--- design/flow/constraint.sdc ---
create_clock -name core_clock -period 2.25 [get_ports {clk}]
set_input_delay 0.4500 -clock core_clock [delete_from_list [all_inputs] [get_ports {clk}]]
set_output_delay 0.4500 -clock core_clock [all_outputs]
set_load 0.01 [all_outputs]
--- design/flow/design.v ---
module master (
	input wire clk,
	input wire rst_n,
	input wire [4:0] paddr,
	input wire [31:0] pwdata,
	input wire pwrite_in,
	input wire pready,
	output reg psel,
	output reg penable,
	output reg pwrite,
	output reg [4:0] paddr_out,
	output reg [31:0] pwdata_out
);
reg [1:0] state, next_state;
localparam IDLE = 2'b00;
localparam SETUP = 2'b01;
localparam ACCESS = 2'b10;
localparam WAIT = 2'b11;
always @(posedge clk or negedge rst_n) begin
	if(!rst_n) begin
		state <= IDLE;
	end else begin
		state <= next_state;
	end
end
always @(*) begin
	case (state)
		IDLE: begin
			next_state <=  SETUP; 
		end
		SETUP: begin
			next_state <= ACCESS;
		end
		ACCESS: begin
			next_state <= (pready) ? IDLE : WAIT;
		end
		WAIT: begin
			next_state <= (pready) ? IDLE : WAIT;
		end
	endcase
end
always @(posedge clk or negedge rst_n) begin
	if(!rst_n) begin
		psel <= 1'b0;
		penable <= 1'b0;
		pwrite <= 1'b0;
		paddr_out = 5'h00;
		pwdata_out = 32'h00000000;
	end else begin
		case (state) 
			IDLE: begin
				psel <= 1'b0;
				penable <= 1'b0;
				pwrite <= 1'b0;
			end
			SETUP: begin
				psel <= 1'b1;
				pwrite <= pwrite_in;
			end
			ACCESS: begin
				penable <= 1'b1;
				if(!pready) begin
					paddr_out <= paddr;
					pwdata_out <= pwdata;
				end 
			end
			WAIT: begin	
				if(!pready) begin
					paddr_out <= paddr;
					pwdata_out <= pwdata;
				end
			end
		endcase
	end
end	
endmodule
module slave (
	input wire clk,
	input wire rst_n,
	input wire psel,
	input wire penable,
	input wire pwrite,
	input wire [4:0] paddr,
	input wire [31:0] pwdata,
	output reg pready,
	output reg [31:0] data
);
reg [1:0] state, next_state;
reg [31:0] memory[31:0];
integer i;
reg [2:0] slave_time;
localparam IDLE = 2'b00;
localparam SETUP = 2'b01;
localparam ACCESS = 2'b10;
always @(posedge clk or negedge rst_n) begin
	if(!rst_n) begin
		state <= IDLE;
	end else begin
		state <= next_state;
	end
end
always @(*) begin
	case (state) 
		IDLE: next_state <= (psel) ? SETUP : IDLE; 
		SETUP: next_state <= (psel && penable) ? ACCESS : SETUP;
		ACCESS: next_state <= IDLE;
		default: next_state <= IDLE;
	endcase
end
always @(posedge clk or negedge rst_n) begin
	if(!rst_n) begin
		pready <= 1'b0;
		data <= 32'h00000000;
		for(i = 0; i < 32; i = i + 1) begin
			memory[i] <= 32'h00000000;
		end
		slave_time <= 3'b000;
	end else begin
		if(state == ACCESS) begin
			if(slave_time == 3'b100) begin
				if(pwrite) begin
					memory[paddr] <= pwdata;
					pready <= 1'b1;
					data <= 32'h00000000;
				end else begin
					data <= memory[paddr];
					pready <= 1'b1;
				end
				slave_time <= 3'b000;
			end else begin
				slave_time <= slave_time + 1'b1;
			end
		end else begin
			pready <= 1'b0;
		end
	end
end
endmodule
module top(
	input wire clk,
	input wire rst_n,
	input wire [4:0] paddr,
	input wire [31:0] pwdata,
	input wire pwrite_in,
	output reg [31:0] data,
	output reg pready
);
wire psel, penable, pwrite, pready_internal;
wire [4:0] paddr_internal;
wire [31:0] pwdata_internal, data_out;
master ic1 (
	.clk(clk),
	.rst_n(rst_n),
	.paddr(paddr),
	.pwdata(pwdata),
	.pwrite_in(pwrite_in),
	.pready(pready_internal),
	.psel(psel),
	.penable(penable),
	.pwrite(pwrite),
	.paddr_out(paddr_internal),
	.pwdata_out(pwdata_internal)
);
slave ic2 (
	.clk(clk),
	.rst_n(rst_n),
	.psel(psel),
	.penable(penable),
	.pwrite(pwrite),
	.paddr(paddr_internal),
	.pwdata(pwdata_internal),
	.pready(pready_internal),
	.data(data_out)
);
always @(*) begin
	pready <= pready_internal;
	data <= data_out;
end
endmodule
--- design/flow/run.sh ---
#!/bin/bash
# the make line also repeats each setting of config.mk as NAME=value (left out here)
make -C /OpenROAD-flow-scripts/flow DESIGN_CONFIG=/design/flow/config.mk WORK_HOME=/design/flow/orfs CLKGATE_MAP_FILE= finish
--- design/flow/config.mk ---
export PLATFORM = sky130hd
export DESIGN_NAME = top
export DESIGN_NICKNAME = top
export VERILOG_FILES = /design/flow/design.v
export SDC_FILE = /design/flow/constraint.sdc
export NUM_CORES = 4
export LEC_CHECK = 0
export CAP_MARGIN = 5
export CORE_MARGIN = 2
export CORE_UTILIZATION = 72
export CTS_CLUSTER_DIAMETER = 89
export PLACE_DENSITY = 0.6
export SETUP_SLACK_MARGIN = -0.18
export SLEW_MARGIN = 20
==> results of run 1 <==
per-layer routing:
metal,GRT usage,wire [microns],part of all wire
met1,0.661,61800,0.32
met2,0.752,79200,0.41
met3,0.171,30600,0.16
met4,0.412,20300,0.11
met5,0,246,0.0013
repair_timing:
action	4_1_cts	5_1_grt
pin swaps	19	66
gates resized	92	168
endpoints found under the setup margin	53	247
setup buffers	23	37
gates cloned	1	11
hold endpoints to repair	37	0
hold buffers	1	0
stage by stage:
stage          instances   util  worst slack (ps)
2_1_floorplan       3697      -              80.7
3_3_place_gp        4718  0.804              -646
3_5_place_dp        4718  0.804              -711
4_1_cts             4941  0.873              -183
5_1_grt             4975  0.895              -363
6_report            4980  0.895              -410
area by class of cell:
cell class,count,area (sq um),area share
sequential,1107,27700,0.462
inverter,12,45.0,0.000751
tap,873,1090,0.0182
clock inverter,48,798,0.0133
antenna,5,12.5,0.000209
timing repair buffer,551,6440,0.107
clock buffer,152,3170,0.0528
multi-input combinational,2232,20700,0.345
==> metrics.csv, run 1 <==
metric,value,unit
outcome,finished with violations,
so.violations,negative setup slack,
crit_start,ic1.paddr_out[3],
yosysSeqAreaShare,0.570,
ys_warn_count,4,
fp.dieW,264,microns
ys_types,64,
swShare,0.212,
cp_common_cell,buf_4,
common_cells,"dfrtp_1, mux2_2, a22oi_1",
combPwrFrac,0.014,
finalSetupViolations,1050,
pin_count,73,
vias,38615,
drt_iter0_markers,5733,
maxSlewViolCount,0,
rr_worst_depth,8,
worst_setup_path_start_kind,flip-flop,
first_pass_iters,6,
syn_area,48600,sq um
clkTransAtPathRegs,70,ps
fin_area,60000,sq um
place_hpwl,110000,microns
cts_buffer_depth,3,
flop_cell,dfrtp_1,
wl_per_cell,38.6,microns
avgSynthCellArea,13.1,sq um
root_buffer,clkbuf_16,
fin_nets,4054,
grt_pass1_wl,263000,microns
power_top_consumer,clock,
fa_ha_area_frac,0.000515,
grt_pass1_vias,39214,
drc,0,
ant_nets,0,
rows,95,
finClkSkew,29.1,ps
critical_path_class,reg2reg,
top_logic_kind,multiplexers,
crit_end,ic2.data[5],
setup_slack,-410,ps
worst_path_max_delay_cell,nor2_2,
synth-edff-count,0,
path_buffers,2,
grtUsageTotal,0.524,
cp-end-kind,flip-flop,
hold_viol_final,0,
cp.depth,8,
tightest_slew,1180,ps
final.fill_count,2612,
yosys_area,48600,sq um
clock_latency,720,ps
yosysTopAreaCell,dfrtp_1,
cts_tree,yes,
r2r_slack,-410,ps
crit_arrival,3250,ps
routed_wirelength,192000,microns
clock_sinks,1107,
fin_crit_sh,1.18,
die_area,69600,sq um
warnings,40,
ys_cells,3697,
area_growth,23.4,%
ys.flops,1107,
fmax,376,MHz
synth.most_common_cell,dfrtp_1,
vdd_ir_drop_max,699,uV
pwr_density_cell,678,nW/um^2
required,2840,ps
p_comb,0.000585,W
topCellsByArea,"dfrtp_1, mux2_2, a22oi_1",
tns,-151890,ps
post_dp_cell_area,53900,sq um
powerSeq,0.0199,W
fp_nets,3739,
io_buffers,72,
max_stage_delay,590,ps
antenna_found_initial,16,
crit_family,simple AND/OR/NAND/NOR gates,
fin_total_pwr,0.0407,W
simple_gate_share,0.0761,
htree_levels,3,
overflow,0,
hold_ws,230,ps
hp-class,in2async,
fp_util,0.725,
clock_power,0.0202,W
r2r-start,ic1.paddr_out[3],
crit_fanout,8,
fp.coreArea,67000,sq um
cts_buffers,108,
fp.dieH,264,microns
drv_cap,0,
clock_power_share,0.497,
rsz0062_at_grt,yes,
period_minus_slack,2660,ps
p_int,0.0321,W
via_per_inst,7.75,
async_reset_ff_frac,1.00,
place.gp.congestion,0.944,
p_sw,0.00863,W
rr_endpoint,ic2.data[5],
ys_sh_xor,0,
synth-compound-area-share,0.0817,
path_cells,buf_4 -> buf_4 -> or3b_4 -> nor2_2 -> a22oi_1 -> nand2_1 -> nor4_2 -> o21ai_1,
pwr-share-seq,0.489,
relSlewSlack,0.214,
syn-instance-count,3697,
mux_area_frac,0.238,
synth_top_area_share,0.569,
grt_max_degree,129,
power.leakage,29.9,nW
==> run 2, diff against run 1 <==
Settings changed: CAP_MARGIN 5 to 20, CORE_UTILIZATION 72 to 64, CTS_CLUSTER_DIAMETER 89 to not set, CTS_CLUSTER_SIZE set to 99, SETUP_SLACK_MARGIN -0.18 to 0.24.
Clock period 2.25 ns to 2.62 ns, I/O delays scaled along.
==> run 2 against run 1 <==
Effect of this change: now clean on timing, DRC and antenna; synthesized cell count stayed put; fmax up 6.5%; die size rose by 12%; global-route usage is 6.4 points lower; cell area grew 0.36%; area after synthesis did not move; sequential share of layout area is 0.16 points lower; cell count up 1.9%; sequential power is 14% lower; wire length decreased by 1.8%; non-clock buffer count shrank 20; critical path depth increased by 2; highest routed layer unchanged.
==> metrics.csv, run 2 <==
metric,value,unit
setup_slack,122,ps
warnings,35,
clock_power_share,0.493,
dp_cells,4700,
vias,36957,
rsz0062_at_grt,yes,
place_ws,-136,ps
antenna_found_initial,6,
wl_per_cell,37.2,microns
fp_nets,3739,
p_int,0.0272,W
grt_max_degree,113,
post_dp_cell_area,53000,sq um
fmax,400,MHz
worst_path_max_delay_cell,dfrtp_2,
finalSetupViolations,0,
cts_buffer_depth,3,
finClkSkew,38.8,ps
cp.depth,10,
clock_latency,710,ps
fin_nets,4037,
worst_setup_path_start_kind,flip-flop,
topCellsByArea,"dfrtp_1, mux2_2, a22oi_1",
crit_start,ic1.paddr_out[3],
ys_types,64,
io_buffers,72,
fin_total_pwr,0.0347,W
holdPathStages,3,
ys_cells,3697,
overflow,0,
grtUsageTotal,0.460,
cp-end-kind,flip-flop,
fp.dieH,280,microns
cts_buffers,111,
tightest_slew,1170,ps
synth_top_area_share,0.569,
common_cells,"dfrtp_1, mux2_2, a22oi_1",
fp.coreArea,75600,sq um
max_stage_delay,440,ps
rr_worst_depth,10,
logic_area,20600,sq um
pwr_density_cell,576,nW/um^2
clock_power,0.0171,W
power_top_consumer,registers,
routed_wirelength,189000,microns
flop_cell,dfrtp_1,
yosysSeqAreaShare,0.570,
p_sw,0.00745,W
htree_levels,3,
syn-instance-count,3697,
yosys_area,48600,sq um
path_cells,buf_6 -> buf_6 -> or3b_4 -> buf_6 -> buf_8 -> nor3_4 -> buf_6 -> buf_4 -> buf_12 -> mux2_2,
mux_area_frac,0.238,
hold_viol_final,0,
swShare,0.215,
hp-class,in2reg,
synth-edff-count,0,
ys.flops,1107,
pin_count,73,
first_pass_iters,5,
outcome,finished clean,
ant_nets,0,
maxSlewViolCount,0,
area_growth,23.9,%
cp_common_cell,buf_6,
fp_util,0.643,
fa_ha_area_frac,0.000515,
r2r-start,ic1.paddr_out[3],
crit_arrival,3080,ps
drt_iter0_markers,5285,
final.fill_count,4290,
path_buffers,7,
top_logic_kind,multiplexers,
via_per_inst,7.28,
crit_fanout,8,
vdd_ir_drop_max,643,uV
crit_end,ic2.memory[6][21],
clkTransAtPathRegs,70,ps
required,3210,ps
pwr-share-seq,0.493,
grt_pass1_vias,36606,
period_minus_slack,2500,ps
crit_family,buffers and inverters,
critical_path_class,reg2reg,
powerSeq,0.0171,W
combPwrFrac,0.014,
rows,101,
synth.most_common_cell,dfrtp_1,
place.gp.congestion,0.919,
whs_endpoint,ic1.pwdata_out[15],
root_buffer,clkbuf_16,
cts_tree,yes,
stdcell_count,5075,
power.leakage,29.8,nW
place_hpwl,110000,microns
simple_gate_share,0.0761,
ys_warn_count,4,
r2r_slack,120,ps
regArea,27700,sq um
fin_area,60200,sq um
drc,0,
syn_area,48600,sq um
ys_sh_xor,0,
avgSynthCellArea,13.1,sq um
post-route-util,0.797,
grt_pass1_wl,257000,microns
clock_sinks,1107,
hold_path_startpoint,pwdata[15],
drv_cap,0,
fp.dieW,280,microns
rr_endpoint,ic2.memory[6][21],
synth-compound-area-share,0.0817,
fin_crit_sh,0.953,
relSlewSlack,0.221,
async_reset_ff_frac,1.00,
die_area,78200,sq um
yosysTopAreaCell,dfrtp_1,
p_comb,0.000499,W
-- run 2: final cells by class --
class | count | area share
diodes | 7 | 0.000291
clock buffers | 166 | 0.0542
clock inverters | 42 | 0.0110
inverters | 12 | 0.000748
multi-input cells | 2232 | 0.341
flip-flops and latches | 1107 | 0.460
well taps | 978 | 0.0203
repair buffers | 531 | 0.112
-- run 2: through the flow --
step                hold slack, ps  TNS [ps]
CTS                            331         0
global route                   345         0
detailed placement             394     -1210
floorplan                      228         0
finish                         334         0
global placement               391      -842
-- run 2: timing repair --
action	in CTS	in global routing
gates cloned	6	30
hold buffers	1	0
buffers inserted	53	70
gates resized	108	171
setup endpoints to repair	424	986
hold endpoints to repair	38	0
pin swaps	27	68
-- run 2: per-layer routing --
| layer | global-route usage | share of wire | vias up |
|---|---|---|---|
| li1 | - | - | 14267 |
| met1 | 0.612 | 0.35 | 19056 |
| met2 | 0.672 | 0.43 | 2818 |
| met3 | 0.125 | 0.13 | 810 |
| met4 | 0.293 | 0.080 | 6 |
| met5 | 0.00938 | 0.00087 | - |
==> run 3, diff against run 2 <==
Settings changed: CORE_UTILIZATION 64 to 69, CTS_CLUSTER_SIZE 99 to not set, SETUP_SLACK_MARGIN 0.24 to not set.
Clock period 2.62 ns to 3.2 ns, I/O delays scaled along.
==> run 3 against run 2 <==
Effect of this change: fmax fell by 23%; critical endpoint is now ic2.data[9]; the layout now fails its checks (negative setup slack); critical path type unchanged; sequential cell count did not move; combinational power fell by about 20%; largest cell class unchanged.
==> metrics.csv, run 3 <==
metric,value,unit
fp.coreArea,69900,sq um
vias,35285,
ys_cells,3697,
period_minus_slack,3260,ps
rr_endpoint,ic2.data[9],
fin_area,55400,sq um
hold_viol_final,0,
fp_util,0.695,
relSlewSlack,0.224,
clock_latency,690,ps
synth-compound-area-share,0.0817,
io_buffers,72,
setup_slack,-60.1,ps
antenna_found_initial,5,
crit_arrival,3810,ps
crit_fanout,17,
die_area,72600,sq um
grt_pass1_vias,36338,
common_cells,"dfrtp_1, mux2_2, a22oi_1",
p_sw,0.00575,W
warnings,30,
holdPathStages,0,
drv_cap,0,
power.leakage,27.8,nW
synth.most_common_cell,dfrtp_1,
pwr_density_cell,492,nW/um^2
max_stage_delay,970,ps
yosysTopAreaCell,dfrtp_1,
root_buffer,clkbuf_16,
yosys_area,48600,sq um
grt_pass1_wl,248000,microns
area_growth,14.1,%
stdcell_count,4810,
grtUsageTotal,0.472,
worst_setup_path_start_kind,flip-flop,
required,3750,ps
final.fill_count,4184,
crit_end,ic2.data[9],
path_cells,buf_4 -> or3b_4 -> nor2_4 -> a2111oi_0 -> buf_4 -> nand3_1 -> nor4_1 -> o21ai_1,
place_ws,118,ps
fa_ha_area_frac,0.000515,
crit_family,AND-OR/OR-AND gates,
fp.dieW,269,microns
routed_wirelength,170000,microns
p_comb,0.000400,W
clock_sinks,1107,
cp-end-kind,flip-flop,
so.violations,negative setup slack,
cts_buffer_depth,3,
tns,-60.1,ps
whs_endpoint,ic1.state[2],
drc,0,
ys_sh_xor,0,
cts_buffers,108,
combPwrFrac,0.015,
regArea,27700,sq um
powerSeq,0.0140,W
swShare,0.211,
cp_common_cell,buf_4,
clock_power_share,0.473,
fin_nets,3818,
ys_warn_count,4,
mux_area_frac,0.238,
r2r_slack,-60,ps
hold_path_startpoint,ic1.state[0],
post_cts_buffers,0,
wl_per_cell,35.3,microns
cts_tree,yes,
clock_power,0.0129,W
synth_top_area_share,0.569,
simple_gate_share,0.0761,
cp.depth,8,
fp.dieH,269,microns
topCellsByArea,"dfrtp_1, mux2_2, a22oi_1",
place_hpwl,105000,microns
rr_worst_depth,8,
post_dp_cell_area,51800,sq um
via_per_inst,7.34,
top_logic_kind,multiplexers,
pwr-share-seq,0.513,
async_reset_ff_frac,1.00,
finClkSkew,27.2,ps
finalSetupViolations,1,
htree_levels,3,
path_buffers,2,
fp_nets,3739,
rows,97,
outcome,finished with violations,
syn_area,48600,sq um
worst_path_max_delay_cell,a2111oi_0,
tightest_slew,1160,ps
yosysSeqAreaShare,0.570,
dp_cells,4603,
power_top_consumer,registers,
grt_max_degree,94,
r2r-start,ic1.paddr_out[0],
avgSynthCellArea,13.1,sq um
synth-edff-count,0,
syn-instance-count,3697,
hp-class,reg2reg,
vdd_ir_drop_max,467,uV
ys_types,64,
flop_cell,dfrtp_1,
overflow,0,
crit_start,ic1.paddr_out[0],
critical_path_class,reg2reg,
ant_nets,0,
pin_count,73,
p_int,0.0216,W
drt_iter0_markers,4545,
fmax,307,MHz
fin_crit_sh,1.02,
place.gp.congestion,0.939,
first_pass_iters,6,
rsz0062_at_grt,no,
maxSlewViolCount,0,
ys.flops,1107,
logic_area,19700,sq um
clkTransAtPathRegs,60,ps
## run 3: timing repair
item,4_1_cts,5_1_grt
resized,0,2
hold endpoints to repair,13,0
setup endpoints to repair,0,2
hold buffers,1,0
## run 3: per-stage QoR
step           total power (W)   util  hold slack, ps
6_report                0.0273  0.793             402
3_5_place_dp            0.0147  0.741             394
4_1_cts                 0.0273  0.792             403
3_3_place_gp            0.0147  0.740             392
2_1_floorplan           0.0143      -             344
5_1_grt                 0.0280  0.793             409
## run 3: layout make-up
cell class | count | share of cell area
Clock inverter | 35 | 0.00639
Timing Repair Buffer | 317 | 0.0584
Inverter | 12 | 0.000812
Antenna cell | 4 | 0.000181
Sequential cell | 1107 | 0.500
Multi-Input combinational cell | 2230 | 0.354
Tap cell | 940 | 0.0212
Clock buffer | 165 | 0.0586
## run 3: routing by layer
metal  GRT usage  part of all wire  wire length (microns)
met1       0.612              0.36                  60800
met2       0.683              0.43                  73500
met3       0.143              0.12                  20900
met4       0.336             0.086                  14700
met5     0.00329           0.00014                     23
==> run 4, diff against run 3 <==
Settings changed: CORE_UTILIZATION 69 to 66.
Clock period 3.2 ns to 3.45 ns, I/O delays scaled along.
==> run 4 against run 3 <==
Effect of this change: now clean on timing, DRC and antenna; hold slack worse by 330 ps; synthesized cell count unchanged; wire length up 1.5%; global-route usage down 1.0 points; cell area about the same; die size up 4.5%; first-iteration DRC count down 1.3%; sequential cell count unchanged; combinational power down 4%; cell count up 0.25%; critical endpoint is now ic2.data[15].
==> metrics.csv, run 4 <==
metric,value,unit
outcome,finished clean,
setup_slack,234,ps
fp.dieW,275,microns
syn_area,48600,sq um
p_comb,0.000383,W
first_pass_iters,6,
pin_count,73,
powerSeq,0.0130,W
async_reset_ff_frac,1.00,
rr_worst_depth,8,
fin_crit_sh,0.932,
ys_sh_xor,0,
cts_tree,yes,
mux_area_frac,0.238,
p_int,0.0208,W
hold_ws,69.4,ps
common_cells,"dfrtp_1, mux2_2, a22oi_1",
fin_nets,3808,
fa_ha_area_frac,0.000515,
r2r_slack,230,ps
ys_warn_count,4,
crit_end,ic2.data[15],
grt_pass1_wl,249000,microns
io_buffers,72,
vdd_ir_drop_max,532,uV
cp.depth,8,
grt_max_degree,99,
hp-class,in2async,
path_cells,and3b_1 -> buf_4 -> and3_1 -> a2111oi_1 -> buf_4 -> nand3_1 -> nor4_1 -> o21ai_1,
rsz0062_at_grt,no,
r2r-start,ic1.paddr_out[2],
tightest_slew,1180,ps
die_area,75800,sq um
synth_top_area_share,0.569,
htree_levels,3,
fp_util,0.666,
ys_types,64,
synth-compound-area-share,0.0817,
critical_path_class,reg2reg,
regArea,27700,sq um
final.fill_count,4608,
clock_latency,680,ps
cts_buffers,111,
clock_sinks,1107,
drv_cap,0,
syn-instance-count,3697,
ys_cells,3697,
synth.most_common_cell,dfrtp_1,
crit_family,simple AND/OR/NAND/NOR gates,
root_buffer,clkbuf_16,
tns,0,ps
warnings,30,
yosys_area,48600,sq um
ys.flops,1107,
topCellsByArea,"dfrtp_1, mux2_2, a22oi_1",
path_buffers,2,
p_sw,0.00544,W
fmax,311,MHz
worst_path_max_delay_cell,a2111oi_1,
top_logic_kind,multiplexers,
cts.repair.resized,0,
fp.coreArea,73000,sq um
pwr-share-seq,0.496,
rr_endpoint,ic2.data[15],
place.gp.congestion,0.920,
drc,0,
yosysTopAreaCell,dfrtp_1,
crit_start,ic1.paddr_out[2],
maxSlewViolCount,0,
place_hpwl,107000,microns
yosysSeqAreaShare,0.570,
wl_per_cell,35.7,microns
power_top_consumer,registers,
synth-edff-count,0,
area_growth,14.0,%
avgSynthCellArea,13.1,sq um
fin_area,55400,sq um
cp-end-kind,flip-flop,
power.leakage,27.8,nW
combPwrFrac,0.015,
cp_common_cell,buf_4,
routed_wirelength,172000,microns
max_stage_delay,820,ps
clkTransAtPathRegs,60,ps
period_minus_slack,3220,ps
logic_area,19600,sq um
finClkSkew,17.0,ps
grtUsageTotal,0.462,
crit_arrival,3780,ps
vias,35127,
place_ws,212,ps
swShare,0.208,
drt_iter0_markers,4486,
overflow,0,
dp_cells,4611,
post_dp_cell_area,51500,sq um
via_per_inst,7.28,
pwr_density_cell,473,nW/um^2
hold_viol_final,0,
required,4010,ps
crit_fanout,27,
fp_nets,3739,
finalSetupViolations,0,
post_cts_buffers,0,
stdcell_count,4822,
antenna_found_initial,7,
ant_nets,0,
flop_cell,dfrtp_1,
fp.dieH,275,microns
clock_power,0.0128,W
cts_buffer_depth,3,
rows,99,
relSlewSlack,0.212,
clock_power_share,0.490,
hold_buffers,0,
simple_gate_share,0.0761,
worst_setup_path_start_kind,flip-flop,
grt_pass1_vias,35894,
==> run 4: stage by stage <==
step / total power [W] / utilization
2_1_floorplan: 0.0132 / -
3_3_place_gp: 0.0136 / 0.705
3_5_place_dp: 0.0136 / 0.706
4_1_cts: 0.0262 / 0.759
5_1_grt: 0.0268 / 0.759
6_report: 0.0262 / 0.759
==> run 4: cell type report <==
class,count,share of cell area
multi-input cells,2230,0.355
clock inverters,41,0.0103
repair buffers,304,0.0522
flip-flops and latches,1107,0.500
well taps,959,0.0217
clock buffers,165,0.0600
inverters,12,0.000813
diodes,4,0.000181
==> run 4: routing by layer <==
| layer | wire length (microns) | part of all wire | up-vias | track usage |
|---|---|---|---|---|
| met5 | 22 | 0.00013 | - | 0 |
| met2 | 75100 | 0.44 | 2438 | 0.669 |
| met1 | 63800 | 0.37 | 18230 | 0.614 |
| met3 | 20700 | 0.12 | 700 | 0.136 |
| li1 | - | - | 13755 | - |
| met4 | 12900 | 0.075 | 4 | 0.294 |
==> run 5, diff against run 4 <==
Settings changed: CORE_UTILIZATION 66 to 72, CTS_CLUSTER_DIAMETER set to 393, PLACE_DENSITY 0.6 to 0.64, SETUP_SLACK_MARGIN set to -0.2.
Clock period 3.45 ns to 2.17 ns, I/O delays scaled along.
==> run 5 against run 4 <==
Effect of this change: now fails the layout checks on negative setup slack; via count rose by 12%; sequential cell count stayed put; hold slack better by 140 ps; register-to-register slack got worse by 600 ps; wire length is 14% higher; critical endpoint is now ic2.data[11]; highest routed layer unchanged.
==> metrics.csv, run 5 <==
metric,value,unit
clock_power,0.0200,W
outcome,finished with violations,
area_growth,24.5,%
drt_iter0_markers,5978,
cp-end-kind,flip-flop,
power.leakage,30.1,nW
required,2750,ps
routed_wirelength,197000,microns
setup_slack,-366,ps
yosysTopAreaCell,dfrtp_1,
r2r-start,ic1.paddr_out[4],
vias,39188,
fp.coreArea,67000,sq um
ys_warn_count,4,
worst_path_max_delay_cell,a2111oi_1,
p_comb,0.000635,W
critical_path_class,reg2reg,
cts_tree,yes,
cp.depth,10,
max_stage_delay,560,ps
powerSeq,0.0206,W
async_reset_ff_frac,1.00,
ys.flops,1107,
fin_total_pwr,0.0412,W
ys_types,64,
fmax,394,MHz
finalSetupViolations,1055,
stdcell_count,5062,
overflow,0,
htree_levels,3,
hold_ws,212,ps
warnings,36,
path_buffers,4,
tightest_slew,1260,ps
so.violations,negative setup slack,
crit_fanout,13,
crit_start,ic1.paddr_out[4],
syn_area,48600,sq um
crit_end,ic2.data[11],
clock_latency,710,ps
wl_per_cell,38.9,microns
period_minus_slack,2540,ps
ys_sh_xor,0,
hp-class,in2async,
worst_setup_path_start_kind,flip-flop,
rows,95,
grt_pass1_vias,39196,
synth-compound-area-share,0.0817,
hold_viol_final,0,
p_sw,0.00894,W
swShare,0.217,
root_buffer,clkbuf_16,
pwr-share-seq,0.500,
drv_cap,0,
pwr_density_cell,682,nW/um^2
grt_max_degree,102,
fin_nets,4129,
maxSlewViolCount,0,
synth.most_common_cell,dfrtp_1,
cts_buffer_depth,3,
grt_pass1_wl,264000,microns
ys_cells,3697,
place.gp.congestion,0.981,
crit_family,simple AND/OR/NAND/NOR gates,
cts_buffers,108,
synth_top_area_share,0.569,
crit_arrival,3120,ps
avgSynthCellArea,13.1,sq um
yosysSeqAreaShare,0.570,
drc,0,
vdd_ir_drop_max,1010,uV
clkTransAtPathRegs,60,ps
rsz0062_at_grt,yes,
top_logic_kind,multiplexers,
grtUsageTotal,0.527,
place_hpwl,113000,microns
clock_power_share,0.484,
p_int,0.0323,W
fin_crit_sh,1.17,
syn-instance-count,3697,
fp_util,0.725,
synth-edff-count,0,
antenna_found_initial,10,
pin_count,73,
dp_cells,4754,
ant_nets,0,
r2r_slack,-370,ps
finClkSkew,34.8,ps
first_pass_iters,7,
topCellsByArea,"dfrtp_1, mux2_2, a22oi_1",
die_area,69600,sq um
rr_endpoint,ic2.data[11],
rr_worst_depth,10,
clock_sinks,1107,
tns,-150630,ps
fin_area,60500,sq um
flop_cell,dfrtp_1,
fa_ha_area_frac,0.000515,
mux_area_frac,0.238,
fp.dieH,264,microns
fp_nets,3739,
simple_gate_share,0.0761,
io_buffers,72,
cp_common_cell,buf_6,
relSlewSlack,0.159,
path_cells,buf_6 -> buf_6 -> nor2_2 -> buf_12 -> buf_4 -> and3_1 -> a2111oi_1 -> nand4_1 -> nor3_1 -> o21ai_1,
fp.dieW,264,microns
common_cells,"dfrtp_1, mux2_2, a22oi_1",
via_per_inst,7.74,
yosys_area,48600,sq um
power_top_consumer,registers,
combPwrFrac,0.015,
post_dp_cell_area,54300,sq um
run 5: metrics by stage:
step	worst slack, ps	util
after CTS	-212	0.874
after global placement	-564	0.810
after detailed placement	-606	0.810
final	-366	0.903
after global routing	-362	0.902
after floorplan	0.723	-
run 5: what timing repair did:
action,CTS,global route
gates cloned,1,17
endpoints found under the hold margin,141,0
setup endpoints to repair,203,354
setup buffers,17,78
gates resized,92,172
pin swaps,20,87
hold buffers,1,0
run 5: layout make-up:
class                      count  area, sq um
antenna                       12         30.0
clock buffer                 151         3090
clock inverter                49          659
fill                        2568         6540
inverter                      12         45.0
multi-input combinational   2232        20700
sequential                  1107        27700
tap                          873         1090
timing repair buffer         626         7140
run 5: layer usage:
metal	GRT usage	wire, microns	vias up
met4	0.406	21200	14
met5	0	238	-
met2	0.755	80200	3906
met3	0.181	32800	1450
met1	0.663	62400	19393
li1	-	-	14425
==> run 6, diff against run 5 <==
Settings changed: ABC_AREA set to 1, CORE_UTILIZATION 72 to 70, CTS_CLUSTER_DIAMETER 393 to 357, CTS_CLUSTER_SIZE set to 14, PLACE_DENSITY 0.64 to not set, PLACE_DENSITY_LB_ADDON set to 0.11, SETUP_SLACK_MARGIN -0.2 to not set.
Clock period 2.17 ns to 2.19 ns, I/O delays scaled along.
==> run 6 against run 5 <==
Effect of this change: wire length shrank 1.8%; clock power shrank 26%; the layout still fails its checks (negative setup slack); setup slack gained 190 ps; first-iteration DRC count grew 49%; clock skew shrank 6.8 ps; critical endpoint is now ic2.data[16]; largest cell class unchanged.
==> metrics.csv, run 6 <==
metric,value,unit
max_stage_delay,450,ps
yosysTopAreaCell,dfrtp_1,
hp-class,in2async,
htree_levels,3,
io_buffers,72,
cts_buffer_depth,3,
cts_tree,yes,
grt_pass1_wl,264000,microns
clock_power,0.0149,W
maxSlewViolCount,0,
synth-compound-area-share,0.112,
drc,0,
path_cells,inv_2 -> nor2_2 -> buf_4 -> nand2_1 -> nor2_1 -> buf_4 -> nand2_1 -> o21ai_0 -> nor3_1 -> nand3_1 -> nand2_4 -> nand2_1,
grt_max_degree,114,
worst_setup_path_start_kind,flip-flop,
fp.dieW,268,microns
rr_endpoint,ic2.data[16],
drt_iter0_markers,8885,
crit_end,ic2.data[16],
tightest_slew,744,ps
p_comb,0.000651,W
r2r-start,ic1.paddr_out[1],
place_hpwl,105000,microns
fp_nets,5999,
wl_per_cell,27.7,microns
crit_family,simple AND/OR/NAND/NOR gates,
antenna_found_initial,12,
synth_top_area_share,0.566,
combPwrFrac,0.018,
finalSetupViolations,353,
rsz0062_at_grt,yes,
setup_slack,-176,ps
ant_nets,0,
fp_util,0.710,
clock_latency,680,ps
flop_cell,dfrtp_1,
synth.most_common_cell,nand2_1,
outcome,finished with violations,
crit_arrival,2980,ps
routed_wirelength,193000,microns
finClkSkew,28.0,ps
fa_ha_area_frac,0.000512,
grtUsageTotal,0.492,
clkTransAtPathRegs,70,ps
worst_path_max_delay_cell,dfrtp_1,
die_area,71900,sq um
r2r_slack,-180,ps
p_int,0.0281,W
fin_crit_sh,1.08,
powerSeq,0.0204,W
power_top_consumer,registers,
syn_area,48800,sq um
period_minus_slack,2370,ps
ys_cells,5957,
pwr_density_cell,629,nW/um^2
grt_pass1_vias,44574,
swShare,0.219,
ys_warn_count,4,
path_buffers,3,
relSlewSlack,0.499,
place.gp.congestion,0.965,
fp.coreArea,68800,sq um
yosys_area,48800,sq um
fin_nets,6055,
common_cells,"nand2_1, dfrtp_1, nand3_1",
clock_power_share,0.414,
hold_ws,244,ps
warnings,32,
mux_area_frac,0,
power.leakage,28.7,nW
fmax,423,MHz
topCellsByArea,"dfrtp_1, nand2_1, nand3_1",
hold_viol_final,0,
rr_worst_depth,12,
cp.depth,12,
synth-edff-count,0,
top_logic_kind,simple AND/OR/NAND/NOR gates,
cts_buffers,89,
ys.flops,1107,
vias,48374,
fp.dieH,268,microns
crit_fanout,5,
via_per_inst,6.94,
ys_types,28,
so.violations,negative setup slack,
p_sw,0.00786,W
fin_total_pwr,0.0360,W
avgSynthCellArea,8.20,sq um
syn-instance-count,5957,
cp_common_cell,nand2_1,
simple_gate_share,0.272,
rows,96,
required,2810,ps
overflow,0,
pin_count,73,
cp-end-kind,flip-flop,
crit_start,ic1.paddr_out[1],
clock_sinks,1107,
root_buffer,clkbuf_16,
yosysSeqAreaShare,0.567,
async_reset_ff_frac,1.00,
pwr-share-seq,0.568,
critical_path_class,reg2reg,
area_growth,17.0,%
vdd_ir_drop_max,702,uV
first_pass_iters,12,
drv_cap,0,
ys_sh_xor,0,
[run 6: per-stage QoR]
step	setup slack, ps	instance area (sq um)	utilization	setup TNS [ps]	instances
floorplan	222	48800	-	0	5957
CTS	5.69	55300	0.804	0	6893
global placement	36.3	52900	0.769	0	6786
global route	-153	57100	0.830	-26940	6959
detailed placement	-14.9	52900	0.769	-14.9	6786
finish	-176	57200	0.830	-14050	6971
[run 6: area by class of cell]
class	instances	area [sq um]
inverter	78	319
multi-input combinational	4278	19500
clock inverter	3	41.3
timing repair buffer	459	6000
fill	4026	11700
antenna	12	30.0
tap	931	1160
clock buffer	103	2340
sequential	1107	27700
[run 6: metal layers]
layer / GRT usage / routed length (microns) / vias to the layer above
met5: 0 / 245 / -
met4: 0.301 / 19600 / 16
met3: 0.185 / 35100 / 1530
met2: 0.705 / 76700 / 4639
met1: 0.641 / 61600 / 22489
li1: - / - / 19700
[run 6: timing repair]
action	4_1_cts	5_1_grt
gates resized	14	266
hold buffers	1	0
gates cloned	0	38
hold endpoints to repair	28	0
buffers inserted	0	29
pin swaps	0	14
setup endpoints to repair	16	700
==> run 7, diff against run 6 <==
Settings changed: CORE_UTILIZATION 70 to 72, CTS_CLUSTER_DIAMETER 357 to 346, GPL_TIMING_DRIVEN set to 1, PLACE_DENSITY_LB_ADDON 0.11 to 0.24, SETUP_SLACK_MARGIN set to -0.19, SLEW_MARGIN 20 to 25.
==> run 7 against run 6 <==
Effect of this change: first-iteration DRC count decreased by 9.7%; critical path depth decreased by 11; wire length decreased by 6.9%; clock-buffer cell count increased by 2; sequential share of layout area increased by 1.3 points; sequential cell count unchanged; total power about the same; core utilization decreased by 0.16 points; critical path type is now reg2out; critical endpoint is now data[19]; still fails the layout checks on negative setup slack; clock power about the same; fmax decreased by 1.5%; via count decreased by 1.6%.
==> metrics.csv, run 7 <==
metric,value,unit
yosys_area,48800,sq um
die_area,69900,sq um
yosysSeqAreaShare,0.567,
overflow,0,
combPwrFrac,0.017,
place.gp.congestion,0.961,
place_hpwl,107000,microns
cp.depth,1,
p_int,0.0282,W
fp.coreArea,67200,sq um
ys_cells,5957,
crit_end,data[19],
p_sw,0.00774,W
synth_top_area_share,0.566,
fin_crit_sh,1.10,
syn-instance-count,5957,
io_buffers,72,
crit_family,flip-flops,
fmax,417,MHz
cp-end-kind,output port,
drc,0,
p_comb,0.000613,W
routed_wirelength,180000,microns
clock_latency,680,ps
clock_sinks,1107,
max_stage_delay,660,ps
flop_cell,dfrtp_1,
area_growth,14.0,%
worst_path_max_delay_cell,dfrtp_1,
synth-edff-count,0,
async_reset_ff_frac,1.00,
crit_arrival,1960,ps
grt_pass1_wl,269000,microns
pwr_density_cell,646,nW/um^2
cts_buffers,89,
maxSlewViolCount,0,
ys_warn_count,4,
hp-class,in2async,
critical_path_class,reg2out,
antenna_found_initial,10,
finClkSkew,35.2,ps
ys_types,28,
yosysTopAreaCell,dfrtp_1,
path_cells,clkdlybuf4s50_1,
required,1750,ps
rr_endpoint,ic2.memory[17][1],
synth-compound-area-share,0.112,
powerSeq,0.0204,W
warnings,31,
hold_ws,250,ps
fp.dieW,264,microns
crit_fanout,2,
ys_sh_xor,0,
power.leakage,28.1,nW
clock_power_share,0.415,
path_buffers,1,
common_cells,"nand2_1, dfrtp_1, nand3_1",
via_per_inst,6.92,
fa_ha_area_frac,0.000512,
vdd_ir_drop_max,621,uV
worst_setup_path_start_kind,flip-flop,
fin_nets,6027,
finalSetupViolations,636,
wl_per_cell,26.1,microns
fp.dieH,264,microns
drv_cap,0,
top_logic_kind,simple AND/OR/NAND/NOR gates,
first_pass_iters,13,
synth.most_common_cell,nand2_1,
root_buffer,clkbuf_16,
mux_area_frac,0,
simple_gate_share,0.272,
fp_util,0.727,
grtUsageTotal,0.511,
ys.flops,1107,
dp_cells,6751,
tightest_slew,1070,ps
outcome,finished with violations,
setup_slack,-211,ps
crit_start,ic2.data[19],
stdcell_count,6882,
so.violations,negative setup slack,
grt_max_degree,126,
topCellsByArea,"dfrtp_1, nand2_1, nand3_1",
rr_worst_depth,10,
rows,95,
avgSynthCellArea,8.20,sq um
ant_nets,0,
grt_pass1_vias,46203,
swShare,0.215,
vias,47598,
clkTransAtPathRegs,70,ps
syn_area,48800,sq um
cts_buffer_depth,3,
cts_tree,yes,
pwr-share-seq,0.568,
pin_count,73,
r2r-start,ic1.paddr_out[3],
r2r_slack,-170,ps
clock_power,0.0149,W
htree_levels,3,
hold_viol_final,0,
power_top_consumer,registers,
period_minus_slack,2400,ps
tns,-35870,ps
fp_nets,5999,
relSlewSlack,0.288,
drt_iter0_markers,8022,
-- run 7: layout make-up --
cell class,instances,area (sq um)
antenna,8,20.0
clock buffer,105,2390
clock inverter,2,32.5
fill,3839,11500
inverter,78,300
multi-input combinational,4278,19100
sequential,1107,27700
tap,873,1090
timing repair buffer,431,5050
-- run 7: timing repair --
item	CTS	global route
setup buffers	0	11
hold endpoints to repair	35	0
gates cloned	0	4
resized	1	18
endpoints found under the setup margin	1	291
pin swaps	0	5
hold buffers	1	0
-- run 7: stage by stage --
stage / util / area [sq um] / power (W) / setup slack [ps]
final: 0.829 / 55700 / 0.0360 / -211
after global routing: 0.829 / 55600 / 0.0366 / -203
after CTS: 0.824 / 55400 / 0.0358 / -182
after detailed placement: 0.788 / 52900 / 0.0214 / -101
after global placement: 0.788 / 52900 / 0.0214 / 12.0
after floorplan: - / 48800 / 0.0208 / 222
-- run 7: layer usage --
| metal | global-route usage | part of all wire | vias up |
|---|---|---|---|
| met5 | 0.0125 | 0.00068 | - |
| met4 | 0.361 | 0.090 | 16 |
| met3 | 0.219 | 0.18 | 1341 |
| met2 | 0.713 | 0.41 | 4504 |
| met1 | 0.644 | 0.32 | 22108 |
| li1 | - | - | 19629 |
==> run 8, diff against run 7 <==
Settings changed: ABC_AREA 1 to not set, CORE_UTILIZATION 72 to 70, CTS_CLUSTER_DIAMETER 346 to not set, GPL_TIMING_DRIVEN 1 to not set, PLACE_DENSITY_LB_ADDON 0.24 to not set, SETUP_SLACK_MARGIN -0.19 to not set, SLEW_MARGIN 25 to 20.
==> run 8 against run 7 <==
Effect of this change: sequential share of layout area down 5.0 points; area after synthesis fell by 0.47%; wire length up 8.7%; die size up 2.3%; first-iteration DRC count is 27% lower; largest cell class unchanged; combinational power is 7.5% higher; the layout still fails its checks (negative setup slack); critical path type is now reg2reg; hold slack improved by 11 ps; non-clock buffer count rose by 209; largest power group unchanged; global-route usage rose by 0.45 points; fmax down 5.8%.
==> metrics.csv, run 8 <==
metric,value,unit
holdPathStages,3,
routed_wirelength,195000,microns
synth_top_area_share,0.569,
relSlewSlack,0.182,
root_buffer,clkbuf_16,
clock_power,0.0193,W
r2r-start,ic1.paddr_out[0],
clock_power_share,0.478,
pin_count,73,
common_cells,"dfrtp_1, mux2_2, a22oi_1",
pwr_density_cell,654,nW/um^2
ys_types,64,
ys_warn_count,4,
synth-edff-count,0,
hp-class,in2reg,
route.top_layer_used,met5,
topCellsByArea,"dfrtp_1, mux2_2, a22oi_1",
grtUsageTotal,0.516,
yosysTopAreaCell,dfrtp_1,
fp.dieW,268,microns
crit_family,simple AND/OR/NAND/NOR gates,
synth.most_common_cell,dfrtp_1,
grt_pass1_wl,263000,microns
clkTransAtPathRegs,60,ps
first_pass_iters,6,
required,2760,ps
ys_sh_xor,0,
hold_ws,260,ps
met1_length,62900,microns
ys_cells,3697,
crit_fanout,10,
rr_worst_depth,9,
place.gp.congestion,0.984,
die_area,71600,sq um
syn_area,48600,sq um
async_reset_ff_frac,1.00,
pwr-share-seq,0.505,
crit_arrival,3120,ps
vdd_ir_drop_max,713,uV
place_hpwl,114000,microns
cp.depth,9,
htree_levels,3,
yosys_area,48600,sq um
ant_nets,0,
worst_path_max_delay_cell,dfrtp_2,
whs_endpoint,ic1.pwdata_out[22],
drt_iter0_markers,5895,
drv_cap,0,
met2_wirelength,80900,microns
outcome,finished with violations,
ys.flops,1107,
yosysSeqAreaShare,0.570,
grt_pass1_vias,39408,
fp_util,0.707,
cts_tree,yes,
fin_nets,4146,
mux_area_frac,0.238,
top_logic_kind,multiplexers,
fin_crit_sh,1.16,
p_comb,0.000659,W
setup_slack,-359,ps
hold_path_startpoint,pwdata[22],
cts_buffers,110,
final.fill_count,2668,
period_minus_slack,2550,ps
maxSlewViolCount,0,
r2r_slack,-360,ps
fp.dieH,268,microns
finClkSkew,37.0,ps
antenna_found_initial,9,
so.violations,negative setup slack,
cp-end-kind,flip-flop,
fa_ha_area_frac,0.000515,
power_top_consumer,registers,
crit_start,ic1.paddr_out[0],
swShare,0.218,
rr_endpoint,ic2.data[4],
crit_end,ic2.data[4],
power.leakage,30.5,nW
path_cells,buf_6 -> and3b_2 -> buf_12 -> buf_8 -> and3_4 -> a2111oi_4 -> nand4_1 -> nor4_2 -> o21ai_1,
path_buffers,3,
finalSetupViolations,1051,
clock_latency,700,ps
hold_viol_final,0,
io_buffers,72,
flop_cell,dfrtp_1,
clock_sinks,1107,
post-route-util,0.901,
fmax,392,MHz
syn-instance-count,3697,
critical_path_class,reg2reg,
synth-compound-area-share,0.0817,
fp_nets,3739,
place_ws,-704,ps
tightest_slew,1230,ps
max_stage_delay,480,ps
powerSeq,0.0204,W
via_per_inst,7.57,
grt_max_degree,95,
cts_buffer_depth,3,
overflow,0,
combPwrFrac,0.016,
area_growth,27.3,%
simple_gate_share,0.0761,
tns,-158710,ps
warnings,32,
avgSynthCellArea,13.1,sq um
fp.coreArea,68700,sq um
drc,0,
p_sw,0.00881,W
rsz0062_at_grt,yes,
worst_setup_path_start_kind,flip-flop,
wl_per_cell,38.1,microns
rows,96,
wl_met3,31100,microns
p_int,0.0316,W
vias,38811,
run 8: through the flow:
stage	instance area (sq um)	instances	total power [W]
3_3_place_gp	54800	4837	0.0215
3_5_place_dp	54800	4837	0.0215
6_report	61900	5130	0.0405
2_1_floorplan	48600	3697	0.0208
5_1_grt	61900	5124	0.0412
4_1_cts	59900	5067	0.0403
run 8: final cells by class:
class	count	area, sq um	area share
Inverter	12	45.0	0.000728
Tap cell	931	1160	0.0188
Antenna cell	7	17.5	0.000283
Sequential cell	1107	27700	0.448
Clock buffer	160	3280	0.0531
Clock inverter	40	413	0.00667
Timing Repair Buffer	640	7760	0.125
Multi-Input combinational cell	2233	21500	0.347
run 8: routing by layer:
| layer | track usage | vias to the layer above |
|---|---|---|
| met5 | 0 | - |
| met1 | 0.643 | 19488 |
| met2 | 0.739 | 3545 |
| li1 | - | 14456 |
| met3 | 0.176 | 1304 |
| met4 | 0.409 | 18 |
run 8: repair_timing:
item                       4_1_cts  5_1_grt
hold endpoints to repair        32        0
hold buffers                     1        0
gates resized                  238      257
setup endpoints to repair      995      948
pin swaps                       30      102
setup buffers                   26       39
cloned                           3       19
==> run 9, diff against run 8 <==
Settings changed: ABC_AREA set to 1, CORE_ASPECT_RATIO set to 0.86, CORE_UTILIZATION 70 to 72, CTS_CLUSTER_DIAMETER set to 393, CTS_CLUSTER_SIZE 14 to 15, PLACE_DENSITY_LB_ADDON set to 0.28, SETUP_SLACK_MARGIN set to 0.55.
Clock period 2.19 ns to 2.17 ns, I/O delays scaled along.
==> run 9 against run 8 <==
Effect of this change: die size shrank 2.3%; synthesized cell count up 61%; the run now fails in global routing; area after synthesis rose by 0.48%.
==> metrics.csv, run 9 <==
metric,value,unit
cts_buffer_depth,3,
htree_levels,3,
common_cells,"nand2_1, dfrtp_1, nand3_1",
syn_area,48800,sq um
root_buffer,clkbuf_16,
ys_cells,5957,
place_ws,-101,ps
place.gp.congestion,0.955,
simple_gate_share,0.272,
synth.most_common_cell,nand2_1,
fp.dieW,285,microns
ys_types,28,
fa_ha_area_frac,0.000512,
top_logic_kind,simple AND/OR/NAND/NOR gates,
die_area,69900,sq um
synth-compound-area-share,0.112,
ys_warn_count,4,
topCellsByArea,"dfrtp_1, nand2_1, nand3_1",
io_buffers,72,
fp.coreArea,67100,sq um
yosysTopAreaCell,dfrtp_1,
fp_nets,5999,
fp_util,0.728,
lastStage,global routing,
pin_count,73,
synth-edff-count,0,
clock_sinks,1107,
fp.dieH,246,microns
ys_sh_xor,0,
yosysSeqAreaShare,0.567,
tool.error,[ERROR GRT-0232] Routing congestion too high. Check the congestion heatmap in the GUI.,
async_reset_ff_frac,1.00,
flop_cell,dfrtp_1,
yosys_area,48800,sq um
ys.flops,1107,
mux_area_frac,0,
syn-instance-count,5957,
avgSynthCellArea,8.20,sq um
synth_top_area_share,0.566,
place_hpwl,104000,microns
rows,88,
cts_buffers,83,
overflow,643,
outcome,stopped before the end,
grtUsageTotal,0.895,
run 9: what timing repair did:
action                      CTS
pin swaps                   115
hold buffers                  1
resized                     604
buffers inserted             96
hold endpoints to repair     23
gates cloned                 70
setup endpoints to repair  1091
run 9: routing by layer:
layer | overflow | global-route usage
met1 | 106 | 0.885
met2 | 202 | 0.960
met3 | 107 | 0.853
met4 | 206 | 0.873
met5 | 22 | 0.790
run 9: per-stage QoR:
step           std cells  cell area (sq um)   util  hold WS [ps]  power [W]
4_1_cts             7001              59700  0.890           272     0.0354
3_5_place_dp        6736              52900  0.789           347     0.0217
3_3_place_gp        6736              52900  0.789           352     0.0217
2_1_floorplan       5957              49300      -           138     0.0210
==> run 10, diff against run 9 <==
Settings changed: ABC_AREA 1 to 0, CELL_PAD_IN_SITES_GLOBAL_PLACEMENT set to 2, CORE_ASPECT_RATIO 0.86 to not set, CORE_UTILIZATION 72 to 20, CTS_CLUSTER_DIAMETER 393 to not set, CTS_CLUSTER_SIZE 15 to not set, GPL_ROUTABILITY_DRIVEN set to 1, HOLD_SLACK_MARGIN set to 0.02, MIN_ROUTING_LAYER set to met1, PLACE_DENSITY set to 0.94, PLACE_DENSITY_LB_ADDON 0.28 to not set, SETUP_SLACK_MARGIN 0.55 to not set, TNS_END_PERCENT set to 35.
Clock period 2.17 ns to 2.83 ns, I/O delays scaled along.
==> run 10 against run 9 <==
Effect of this change: the layout now fails its checks (negative setup slack); area after synthesis fell by 0.47%; die size rose to 3.5 times the previous value; synthesized cell count fell by 38%.
==> metrics.csv, run 10 <==
metric,value,unit
outcome,finished with violations,
so.violations,negative setup slack,
clock_power,0.0160,W
regArea,27700,sq um
yosys_area,48600,sq um
insertedDiodeCount,0,
power.leakage,28.4,nW
hp-class,reg2reg,
pin_count,73,
hold_ws,399,ps
syn_area,48600,sq um
clkTransAtPathRegs,70,ps
pwr_density_cell,543,nW/um^2
routed_wirelength,177000,microns
final.fill_count,24628,
swShare,0.211,
powerSeq,0.0158,W
p_comb,0.000483,W
crit_arrival,3440,ps
cp-end-kind,flip-flop,
cts_buffer_depth,3,
drv_cap,0,
whs_endpoint,ic1.state[2],
fin_nets,3868,
cts_tree,yes,
pwr-share-seq,0.489,
ys_types,64,
combPwrFrac,0.015,
synth-compound-area-share,0.0817,
antenna_found_initial,6,
tightest_slew,1250,ps
r2r_slack,-30,ps
setup_slack,-29.7,ps
top_logic_kind,multiplexers,
fp.dieW,497,microns
warnings,29,
fp.dieH,497,microns
power_top_consumer,clock,
maxSlewViolCount,0,
relSlewSlack,0.168,
htree_levels,3,
drt_iter0_markers,3841,
synth_top_area_share,0.569,
rr_worst_depth,7,
ys.flops,1107,
logic_area,19700,sq um
critical_path_class,reg2reg,
fp_nets,3739,
p_sw,0.00684,W
flop_cell,dfrtp_1,
finalSetupViolations,2,
max_stage_delay,660,ps
hold_path_startpoint,ic1.state[0],
syn-instance-count,3697,
clock_power_share,0.496,
yosysSeqAreaShare,0.570,
synth-edff-count,0,
ys_cells,3697,
wl_per_cell,24.8,microns
die_area,247000,sq um
holdPathStages,0,
path_buffers,1,
grtUsageTotal,0.139,
async_reset_ff_frac,1.00,
ys_warn_count,4,
place_ws,-200,ps
hold_viol_final,0,
crit_start,ic1.paddr_out[0],
ys_sh_xor,0,
period_minus_slack,2860,ps
r2r-start,ic1.paddr_out[0],
grt_max_degree,93,
fa_ha_area_frac,0.000515,
fmax,350,MHz
place_hpwl,113000,microns
cp.depth,7,
io_buffers,72,
via_per_inst,4.86,
fp.coreArea,241000,sq um
synth.most_common_cell,dfrtp_1,
grt_pass1_vias,35143,
overflow,0,
p_int,0.0255,W
rsz0062_at_grt,yes,
post-route-util,0.247,
vdd_ir_drop_max,440,uV
worst_setup_path_start_kind,flip-flop,
clock_latency,700,ps
crit_fanout,17,
worst_path_max_delay_cell,a2111oi_0,
grt_pass1_wl,255000,microns
path_cells,and3b_1 -> buf_4 -> and3_1 -> a2111oi_0 -> nand3_1 -> nor4_1 -> o21ai_1,
root_buffer,clkbuf_16,
yosysTopAreaCell,dfrtp_1,
rows,180,
common_cells,"dfrtp_1, mux2_2, a22oi_1",
crit_family,simple AND/OR/NAND/NOR gates,
drc,0,
first_pass_iters,6,
area_growth,22.6,%
mux_area_frac,0.238,
place.gp.congestion,0.897,
simple_gate_share,0.0761,
ant_nets,0,
fin_crit_sh,1.01,
vias,34569,
topCellsByArea,"dfrtp_1, mux2_2, a22oi_1",
required,3410,ps
rr_endpoint,ic2.data[30],
fin_total_pwr,0.0324,W
fp_util,0.202,
clock_sinks,1107,
finClkSkew,21.1,ps
cts_buffers,115,
crit_end,ic2.data[30],
avgSynthCellArea,13.1,sq um
-- run 10: what timing repair did --
| item | 4_1_cts | 5_1_grt |
|---|---|---|
| endpoints found under the hold margin | 35 | 0 |
| buffers inserted | 0 | 3 |
| endpoints found under the setup margin | 7 | 13 |
| hold buffers | 1 | 0 |
| pin swaps | 0 | 1 |
| gates resized | 8 | 20 |
-- run 10: cell type report --
type / count / share of cell area
flip-flops and latches: 1107 / 0.465
well taps: 3185 / 0.0669
clock buffers: 165 / 0.0581
inverters: 12 / 0.000756
repair buffers: 360 / 0.0679
multi-input cells: 2230 / 0.331
clock inverters: 49 / 0.00968
-- run 10: through the flow --
stage	area, sq um	TNS, ps	instances
after detailed placement	55400	-382	6888
after floorplan	48600	0	3697
final	59600	-56.6	7108
after CTS	59400	0	7103
after global routing	59600	-134	7108
after global placement	55300	-436	6887
-- run 10: per-layer routing --
metal / vias up / part of all wire / global-route usage
met5: - / 0 / 0
met4: 0 / 0.053 / 0.0632
met3: 481 / 0.096 / 0.0316
met2: 1867 / 0.45 / 0.218
met1: 18314 / 0.40 / 0.180
li1: 13907 / - / -
==> run 11, diff against run 10 <==
Settings changed: ABC_AREA 0 to not set, CELL_PAD_IN_SITES_GLOBAL_PLACEMENT 2 to not set, CORE_UTILIZATION 20 to 72, CTS_CLUSTER_DIAMETER set to 45, CTS_CLUSTER_SIZE set to 22, GPL_ROUTABILITY_DRIVEN 1 to not set, GPL_TIMING_DRIVEN set to 1, HOLD_SLACK_MARGIN 0.02 to -0.09, MIN_ROUTING_LAYER met1 to not set, PLACE_DENSITY 0.94 to not set, PLACE_DENSITY_LB_ADDON set to 0.29, SETUP_SLACK_MARGIN set to 0.49, SLEW_MARGIN 20 to 25, TNS_END_PERCENT 35 to 90.
Clock period 2.83 ns to 3.91 ns, I/O delays scaled along.
==> run 11 against run 10 <==
Effect of this change: the run now finishes clean; synthesized cell count unchanged; sequential share of layout area is 3.7 points higher; critical endpoint is now ic2.data[11]; critical path depth is the same; register-to-register slack improved by 500 ps; cell count fell by 33%; setup slack better by 500 ps; wire length shrank 2.0%.
==> metrics.csv, run 11 <==
metric,value,unit
outcome,finished clean,
crit_end,ic2.data[11],
drv_cap,0,
cts_buffers,116,
htree_levels,3,
fin_nets,3793,
rr_endpoint,ic2.data[11],
period_minus_slack,3440,ps
pwr_density_cell,424,nW/um^2
crit_family,simple AND/OR/NAND/NOR gates,
worst_path_max_delay_cell,nor2_4,
cp.depth,7,
hp-class,in2async,
path_cells,or3b_2 -> nor2_4 -> buf_4 -> a22oi_1 -> nand4_1 -> nor3_1 -> o21ai_1,
clock_power,0.0117,W
antenna_found_initial,7,
synth-edff-count,0,
common_cells,"dfrtp_1, mux2_2, a22oi_1",
area_growth,13.7,%
powerSeq,0.0114,W
grt_pass1_wl,254000,microns
yosys_area,48600,sq um
crit_start,ic1.paddr_out[2],
synth.most_common_cell,dfrtp_1,
maxSlewViolCount,0,
die_area,69600,sq um
io_buffers,72,
fp_nets,3739,
p_int,0.0180,W
flop_cell,dfrtp_1,
wl_per_cell,36.6,microns
place.gp.congestion,0.929,
hold_viol_final,0,
tns,0,ps
overflow,0,
first_pass_iters,8,
required,4530,ps
stdcell_count,4731,
fp.dieW,264,microns
critical_path_class,reg2reg,
fp.dieH,264,microns
max_stage_delay,920,ps
async_reset_ff_frac,1.00,
grt_max_degree,121,
cts_buffer_depth,3,
ys.flops,1107,
grtUsageTotal,0.504,
syn-instance-count,3697,
clkTransAtPathRegs,70,ps
synth-compound-area-share,0.0817,
r2r-start,ic1.paddr_out[2],
place_hpwl,104000,microns
rr_worst_depth,7,
pwr-share-seq,0.489,
worst_setup_path_start_kind,flip-flop,
warnings,34,
swShare,0.234,
ys_sh_xor,0,
ys_types,64,
r2r_slack,470,ps
relSlewSlack,0.211,
synth_top_area_share,0.569,
clock_latency,710,ps
fin_crit_sh,0.881,
syn_area,48600,sq um
top_logic_kind,multiplexers,
tightest_slew,1180,ps
power.leakage,27.8,nW
clock_power_share,0.498,
grt_pass1_vias,38017,
ys_cells,3697,
finClkSkew,39.4,ps
finalSetupViolations,0,
routed_wirelength,173000,microns
root_buffer,clkbuf_16,
drc,0,
ys_warn_count,4,
avgSynthCellArea,13.1,sq um
drt_iter0_markers,5431,
yosysSeqAreaShare,0.570,
vdd_ir_drop_max,453,uV
vias,36253,
p_comb,0.000321,W
cp-end-kind,flip-flop,
mux_area_frac,0.238,
fmax,290,MHz
simple_gate_share,0.0761,
yosysTopAreaCell,dfrtp_1,
pin_count,73,
rsz0062_at_grt,no,
rows,95,
dp_cells,4504,
via_per_inst,7.66,
ant_nets,0,
topCellsByArea,"dfrtp_1, mux2_2, a22oi_1",
fa_ha_area_frac,0.000515,
fp_util,0.725,
final.fill_count,3413,
power_top_consumer,clock,
fp.coreArea,67000,sq um
path_buffers,1,
crit_arrival,4060,ps
crit_fanout,37,
p_sw,0.00547,W
combPwrFrac,0.014,
cts_tree,yes,
clock_sinks,1107,
[run 11: metal layers]
| layer | GRT usage | vias to the layer above | wire [microns] |
|---|---|---|---|
| met5 | 0.00970 | - | 103 |
| met4 | 0.369 | 5 | 16300 |
| met3 | 0.191 | 1086 | 26600 |
| met2 | 0.712 | 3173 | 72200 |
| met1 | 0.639 | 18228 | 57900 |
| li1 | - | 13761 | - |
[run 11: area by class of cell]
type | count | area (sq um) | area share
Sequential cell | 1107 | 27700 | 0.502
Clock buffer | 130 | 3080 | 0.0557
Antenna cell | 7 | 17.5 | 0.000317
Clock inverter | 88 | 1010 | 0.0183
Tap cell | 873 | 1090 | 0.0198
Timing Repair Buffer | 284 | 2610 | 0.0473
Inverter | 12 | 45.0 | 0.000815
Multi-Input combinational cell | 2230 | 19700 | 0.356
[run 11: metrics by stage]
step	utilization	total power, W	hold slack (ps)	setup slack (ps)	cell area [sq um]
finish	0.824	0.0234	132	466	55200
global route	0.824	0.0239	158	500	55200
CTS	0.823	0.0234	144	539	55200
detailed placement	0.762	0.0120	394	505	51100
global placement	0.762	0.0120	391	537	51100
floorplan	-	0.0117	389	1740	48600
[run 11: repair_timing]
action / 4_1_cts / 5_1_grt
hold buffers: 0 / 0
gates resized: 2 / 6
endpoints found under the setup margin: 1 / 8
pin swaps: 0 / 1
buffers inserted: 0 / 2
==> run 12, diff against run 11 <==
Settings changed: CORE_UTILIZATION 72 to 17, CTS_CLUSTER_DIAMETER 45 to not set, CTS_CLUSTER_SIZE 22 to not set, GPL_TIMING_DRIVEN 1 to not set, HOLD_SLACK_MARGIN -0.09 to not set, PLACE_DENSITY set to 0.6, PLACE_DENSITY_LB_ADDON 0.29 to not set, SETUP_SLACK_MARGIN 0.49 to not set, SLEW_MARGIN 25 to 20, TNS_END_PERCENT 90 to not set.
Clock period 3.91 ns to 6.36 ns, I/O delays scaled along.
==> run 12 against run 11 <==
Effect of this change: still clean on timing, DRC and antenna; die size rose to 4.2 times the previous value; area after synthesis did not move; global-route usage fell by 38 points; non-clock buffer count fell by 75; core utilization fell by 62 points; critical path depth did not move; synthesized cell count did not move; clock-buffer cell count rose by 32; setup slack improved by 1400 ps; hold slack improved by 270 ps; total power fell by 40%.
==> metrics.csv, run 12 <==
metric,value,unit
outcome,finished clean,
power.leakage,27.3,nW
tns,0,ps
clock_power,0.00685,W
fin_nets,3714,
swShare,0.220,
relSlewSlack,0.183,
grt_max_degree,163,
yosysTopAreaCell,dfrtp_1,
fp_util,0.171,
fp_nets,3739,
whs_endpoint,ic1.state[2],
dp_cells,7315,
die_area,290000,sq um
pwr-share-seq,0.500,
period_minus_slack,4470,ps
cts.repair.resized,0,
clock_sinks,1107,
ant_nets,0,
syn_area,48600,sq um
ys_cells,3697,
worst_path_max_delay_cell,nor2_2,
syn-instance-count,3697,
rows,196,
common_cells,"dfrtp_1, mux2_2, a22oi_1",
topCellsByArea,"dfrtp_1, mux2_2, a22oi_1",
area_growth,19.2,%
grtUsageTotal,0.125,
ys.flops,1107,
p_comb,0.000195,W
final.fill_count,30231,
combPwrFrac,0.014,
required,7010,ps
root_buffer,clkbuf_16,
p_int,0.0110,W
p_sw,0.00309,W
hold_buffers,0,
flop_cell,dfrtp_1,
fa_ha_area_frac,0.000515,
clkTransAtPathRegs,60,ps
place_hpwl,111000,microns
logic_area,19700,sq um
yosysSeqAreaShare,0.570,
cp.depth,7,
post_cts_buffers,0,
synth_top_area_share,0.569,
crit_start,ic1.paddr_out[0],
holdPathStages,0,
grt_pass1_wl,264000,microns
vias,34016,
regArea,27700,sq um
path_cells,nand3_1 -> nor2_2 -> buf_4 -> a22oi_1 -> and4_1 -> a31o_2 -> o211ai_1,
worst_setup_path_start_kind,flip-flop,
path_buffers,1,
drt_iter0_markers,3878,
pwr_density_cell,243,nW/um^2
rr_worst_depth,7,
warnings,40,
top_logic_kind,multiplexers,
tightest_slew,1220,ps
clock_latency,750,ps
crit_arrival,5120,ps
synth.most_common_cell,dfrtp_1,
first_pass_iters,5,
fp.coreArea,285000,sq um
cts_tree,yes,
wl_per_cell,24.7,microns
hold_viol_final,0,
stdcell_count,7533,
max_stage_delay,1060,ps
clock_power_share,0.486,
fmax,224,MHz
via_per_inst,4.52,
drc,0,
r2r-start,ic1.paddr_out[0],
power_top_consumer,registers,
finalSetupViolations,0,
hp-class,reg2reg,
crit_end,ic2.data[14],
fp.dieH,539,microns
pin_count,73,
async_reset_ff_frac,1.00,
ys_warn_count,4,
r2r_slack,1890,ps
synth-edff-count,0,
fin_crit_sh,0.703,
vdd_ir_drop_max,230,uV
cts_buffer_depth,3,
routed_wirelength,186000,microns
simple_gate_share,0.0761,
cp-end-kind,flip-flop,
hold_path_startpoint,ic1.state[0],
io_buffers,72,
ys_sh_xor,0,
overflow,0,
mux_area_frac,0.238,
critical_path_class,reg2reg,
maxSlewViolCount,0,
rr_endpoint,ic2.data[14],
finClkSkew,29.9,ps
powerSeq,0.00704,W
crit_family,simple AND/OR/NAND/NOR gates,
fp.dieW,539,microns
place.gp.congestion,0.840,
grt_pass1_vias,34290,
htree_levels,3,
avgSynthCellArea,13.1,sq um
ys_types,64,
antenna_found_initial,9,
synth-compound-area-share,0.0817,
cts_buffers,112,
yosys_area,48600,sq um
drv_cap,0,
rsz0062_at_grt,no,
crit_fanout,39,
run 12: per-layer routing:
metal  global-route usage  part of all wire
met1                0.163              0.41
met2                0.194              0.45
met3               0.0287             0.090
met4               0.0587             0.052
met5                    0                 0
run 12: through the flow:
stage,setup slack [ps],cell area [sq um],power (W),hold slack [ps],utilization
after global placement,1940,53900,0.00738,392,0.189
after global routing,1870,57900,0.0145,412,0.203
after CTS,2060,57800,0.0142,404,0.203
after detailed placement,2060,54000,0.00738,397,0.190
after floorplan,4190,48600,0.00717,389,-
final,1890,57900,0.0141,402,0.203
run 12: cell type report:
type | instances | area share
Clock buffer | 162 | 0.0568
Clock inverter | 48 | 0.00888
Tap cell | 3762 | 0.0813
Multi-Input combinational cell | 2230 | 0.340
Sequential cell | 1107 | 0.479
Antenna cell | 3 | 0.000130
Inverter | 12 | 0.000778
Timing Repair Buffer | 209 | 0.0338
Power is estimated from default activity; no workload was simulated.
